==> ember: inputs <==
Design sd_encr_device, start of the top module:
module sd_encr_device (
    input wire clk,                     
    input wire rst,                     
    input wire start,                   
    input wire rw_flag,                 
    output wire done,                   
    output wire sd_clk,
    output wire sd_cs_n,
    output wire sd_mosi,
    input  wire sd_miso,
    input wire key_rw,                  
    input wire key_sel,                 
    input wire [511:0] key_data_in,     
    output wire [511:0] key_data_out    
);
==> flow/config.mk <==
export PLATFORM = sky130hd
export DESIGN_NAME = sd_encr_device
export DESIGN_NICKNAME = sd_encr_device
export VERILOG_FILES = /design/flow/design.v
export SDC_FILE = /design/flow/constraint.sdc
export NUM_CORES = 4
export LEC_CHECK = 0
export ABC_AREA = 0
export CAP_MARGIN = 20
export CELL_PAD_IN_SITES_GLOBAL_PLACEMENT = 0
export CORE_MARGIN = 2
export CORE_UTILIZATION = 69
export CTS_CLUSTER_DIAMETER = 40
export CTS_CLUSTER_SIZE = 31
export MIN_ROUTING_LAYER = met1
export PLACE_DENSITY_LB_ADDON = 0.0
export SETUP_SLACK_MARGIN = 0.97
export SLEW_MARGIN = 20
==> flow/constraint.sdc <==
create_clock -name core_clock -period 4.28 [get_ports {clk}]
set_input_delay 0.8560 -clock core_clock [delete_from_list [all_inputs] [get_ports {clk}]]
set_output_delay 0.8560 -clock core_clock [all_outputs]
set_load 0.01 [all_outputs]
run.sh (not shown) runs the stock make flow with config.mk's settings and CLKGATE_MAP_FILE=.
==> inputs of xenon, as changes to ember <==
- ABC_AREA: 0 -> not set
- CELL_PAD_IN_SITES_GLOBAL_PLACEMENT: 0 -> not set
- CORE_UTILIZATION: 69 -> 53
- CTS_CLUSTER_DIAMETER: 40 -> not set
- CTS_CLUSTER_SIZE: 31 -> not set
- HOLD_SLACK_MARGIN: not set -> 0.29
- MIN_ROUTING_LAYER: met1 -> not set
- PLACE_DENSITY_LB_ADDON: 0.0 -> not set
- SETUP_SLACK_MARGIN: 0.97 -> 1.43
- TNS_END_PERCENT: not set -> 5
==> flow/constraint.sdc (replaced) <==
create_clock -name core_clock -period 8.11 [get_ports {clk}]
set_input_delay 1.6220 -clock core_clock [delete_from_list [all_inputs] [get_ports {clk}]]
set_output_delay 1.6220 -clock core_clock [all_outputs]
set_load 0.01 [all_outputs]
==> inputs of tundra, as changes to ember <==
- ABC_AREA: 0 -> not set
- CAP_MARGIN: 20 -> 5
- CELL_PAD_IN_SITES_GLOBAL_PLACEMENT: 0 -> 3
- CORE_MARGIN: 2 -> 3
- CORE_UTILIZATION: 69 -> 61
- CTS_CLUSTER_DIAMETER: 40 -> not set
- CTS_CLUSTER_SIZE: 31 -> 89
- MIN_ROUTING_LAYER: met1 -> not set
- PLACE_DENSITY: not set -> 0.63
- PLACE_DENSITY_LB_ADDON: 0.0 -> not set
- SETUP_SLACK_MARGIN: 0.97 -> 1.01
- TNS_END_PERCENT: not set -> 80
==> flow/constraint.sdc (replaced) <==
create_clock -name core_clock -period 8.8 [get_ports {clk}]
set_input_delay 1.7600 -clock core_clock [delete_from_list [all_inputs] [get_ports {clk}]]
set_output_delay 1.7600 -clock core_clock [all_outputs]
set_load 0.01 [all_outputs]
==> inputs of quartz, as changes to ember <==
- ABC_AREA: 0 -> not set
- CAP_MARGIN: 20 -> 40
- CELL_PAD_IN_SITES_GLOBAL_PLACEMENT: 0 -> not set
- CORE_UTILIZATION: 69 -> 40
- CTS_CLUSTER_DIAMETER: 40 -> not set
- CTS_CLUSTER_SIZE: 31 -> 40
- GPL_TIMING_DRIVEN: not set -> 0
- MAX_ROUTING_LAYER: not set -> met4
- PLACE_DENSITY_LB_ADDON: 0.0 -> 0.17
- SETUP_SLACK_MARGIN: 0.97 -> -1.0
- SLEW_MARGIN: 20 -> 5
- TNS_END_PERCENT: not set -> 85
==> flow/constraint.sdc (replaced) <==
create_clock -name core_clock -period 10.0 [get_ports {clk}]
set_input_delay 2.0000 -clock core_clock [delete_from_list [all_inputs] [get_ports {clk}]]
set_output_delay 2.0000 -clock core_clock [all_outputs]
set_load 0.01 [all_outputs]
==> results.sh <==
# source this file to load flow results
export IMPL_p_sw_uw=7450
export IMPL_setup_ws_ps=4240
export IMPL_nWellTaps=4751
export IMPL_final_util=0.497
export IMPL_outcome="timing/DRC/antenna clean"
export IMPL_hpwl_mm=373
export IMPL_p_clk_uw=15300
export IMPL_stdcell_count=17880
export IMPL_antenna_found_initial=52
# the run above: quartz

==> results.sh <==
# source this file to load flow results
export IMPL_outcome="timing/DRC/antenna clean"
export IMPL_setup_ws_ps=1820
export IMPL_final_util=0.632
export IMPL_stdcell_count=15843
export IMPL_nWellTaps=3552
export IMPL_p_clk_uw=17800
export IMPL_hpwl_mm=278
export IMPL_antenna_found_initial=34
export IMPL_cts_buffers=390
export IMPL_power_density_nw_per_um2=238
export IMPL_p_sw_uw=8530
# the run above: xenon

==> results.sh <==
# source this file to load flow results
export IMPL_outcome="timing/DRC/antenna clean"
export IMPL_clk_pin_slew_ps=60
export IMPL_setup_ws_ps=921
export IMPL_cp_common_cell="mux4_2"
export IMPL_antenna_found_initial=24
export IMPL_regArea_um2=95500
export IMPL_final_util=0.842
export IMPL_hpwl_mm=276
export IMPL_p_sw_uw=19000
export IMPL_p_int_uw=62500
export IMPL_p_clk_uw=38600
export IMPL_drv_slew=0
export IMPL_stdcell_count=15242
# the run above: ember

==> results.sh <==
# implementation run metrics
export IMPL_outcome="stopped before the end"
export IMPL_lastStage="global placement without I/O"
export IMPL_firstError="[ERROR GPL-0301] Utilization 107.782 % exceeds 100%."
export IMPL_mux_share=0.101
export IMPL_synth_async_reset_ratio=0.188
export IMPL_fp_util=0.615
export IMPL_synth_top_cell_by_area="edfxtp_1"
export IMPL_die_area_um2=241000
# the run above: tundra


---

==> trial 53: inputs <==
sd_encr_device again, from the RTL that the note above started with.
==> flow/config.mk <==
export PLATFORM = sky130hd
export DESIGN_NAME = sd_encr_device
export DESIGN_NICKNAME = sd_encr_device
export VERILOG_FILES = /design/flow/design.v
export SDC_FILE = /design/flow/constraint.sdc
export NUM_CORES = 4
export LEC_CHECK = 0
export CAP_MARGIN = 40
export CELL_PAD_IN_SITES_DETAIL_PLACEMENT = 2
export CORE_MARGIN = 2
export CORE_UTILIZATION = 69
export CTS_CLUSTER_SIZE = 15
export GPL_TIMING_DRIVEN = 0
export MAX_ROUTING_LAYER = met4
export MIN_ROUTING_LAYER = met1
export PLACE_DENSITY_LB_ADDON = 0.17
export SLEW_MARGIN = 25
export TNS_END_PERCENT = 85
==> flow/constraint.sdc <==
create_clock -name core_clock -period 10.0 [get_ports {clk}]
set_input_delay 2.0000 -clock core_clock [delete_from_list [all_inputs] [get_ports {clk}]]
set_output_delay 2.0000 -clock core_clock [all_outputs]
set_load 0.01 [all_outputs]
==> trial 41 (differences from trial 53) <==
Settings changed: ABC_AREA from default to 0, CAP_MARGIN 40 to 20, CELL_PAD_IN_SITES_DETAIL_PLACEMENT 2 to default, CELL_PAD_IN_SITES_GLOBAL_PLACEMENT from default to 0, CORE_UTILIZATION 69 to 72, CTS_CLUSTER_DIAMETER from default to 40, CTS_CLUSTER_SIZE 15 to 57, GPL_TIMING_DRIVEN 0 to default, MAX_ROUTING_LAYER met4 to default, PLACE_DENSITY_LB_ADDON 0.17 to 0.0, SETUP_SLACK_MARGIN from default to 0.97, SLEW_MARGIN 25 to 20, TNS_END_PERCENT 85 to default.
==> flow/constraint.sdc (replaced) <==
create_clock -name core_clock -period 3.91 [get_ports {clk}]
set_input_delay 0.7820 -clock core_clock [delete_from_list [all_inputs] [get_ports {clk}]]
set_output_delay 0.7820 -clock core_clock [all_outputs]
set_load 0.01 [all_outputs]
==> trial 18 (differences from trial 53) <==
Settings changed: CAP_MARGIN 40 to 20, CELL_PAD_IN_SITES_DETAIL_PLACEMENT 2 to default, CORE_UTILIZATION 69 to 45, CTS_CLUSTER_SIZE 15 to default, GPL_TIMING_DRIVEN 0 to default, MAX_ROUTING_LAYER met4 to default, MIN_ROUTING_LAYER met1 to default, PLACE_DENSITY_LB_ADDON 0.17 to 0.2, SLEW_MARGIN 25 to 20, TNS_END_PERCENT 85 to default.
==> flow/constraint.sdc (replaced) <==
create_clock -name core_clock -period 7.04 [get_ports {clk}]
set_input_delay 1.4080 -clock core_clock [delete_from_list [all_inputs] [get_ports {clk}]]
set_output_delay 1.4080 -clock core_clock [all_outputs]
set_load 0.01 [all_outputs]
==> build 93 (differences from trial 53) <==
Settings changed: CAP_MARGIN 40 to 20, CELL_PAD_IN_SITES_DETAIL_PLACEMENT 2 to default, CORE_UTILIZATION 69 to 45, CTS_CLUSTER_SIZE 15 to default, GPL_TIMING_DRIVEN 0 to default, MAX_ROUTING_LAYER met4 to default, MIN_ROUTING_LAYER met1 to default, PLACE_DENSITY_LB_ADDON 0.17 to 0.2, SLEW_MARGIN 25 to 20, TNS_END_PERCENT 85 to default.
==> out/qor.yml <==
routabilityCongestion: 0.887
die_h_um: 568
chipWidth_um: 568
coreArea_um2: 317000
status: "complete, no violations"
dieArea_um2: 323000
fp_util_pct: 45.1
wl_met1_um: 178000
portBuffers: 1034
[end of results for build 93]
==> out/qor.yml <==
chipWidth_um: 568
dieArea_um2: 323000
status: "complete, no violations"
coreArea_um2: 317000
die_h_um: 568
postCtsHoldBufs: 0
portBuffers: 1034
postLayoutCellArea_um2: 171000
fp_util_pct: 45.1
finalCritPeriodShare_pct: 80.7
routabilityCongestion: 0.871
[end of results for trial 18]
==> out/qor.yml <==
status: "stopped before the end"
lastStage: "detailed placement"
error_line: "Error: detail_place.tcl, 38 bad optional access"
dieArea_um2: 211000
portBuffers: 1032
fp_util_pct: 69.3
die_h_um: 460
coreArea_um2: 207000
chipWidth_um: 460
[end of results for trial 53]
==> out/qor.yml <==
use_met2_pct: 73.0
drv_slew: 0
die_h_um: 450
status: "complete, no violations"
nFillCells: 7683
worstPathCellList: "buf_8 -> nand2_2 -> nor3_2 -> buf_4 -> inv_1 -> ha_4 -> nor4_4 -> o211ai_1 -> nor4b_2 -> buf_4 -> nand2_2 -> nor2_4 -> buf_12 -> a21oi_4 -> a22o_1"
grt.overflow.total: 0
use_met1_pct: 57.0
chipWidth_um: 450
routabilityCongestion: 0.997
cts_root_buf: "clkbuf_16"
fp_util_pct: 72.5
seqPwrFrac_pct: 49.0
grt_max_degree: 239
coreArea_um2: 197000
wl_met1_um: 164000
dieArea_um2: 202000
[end of results for trial 41]
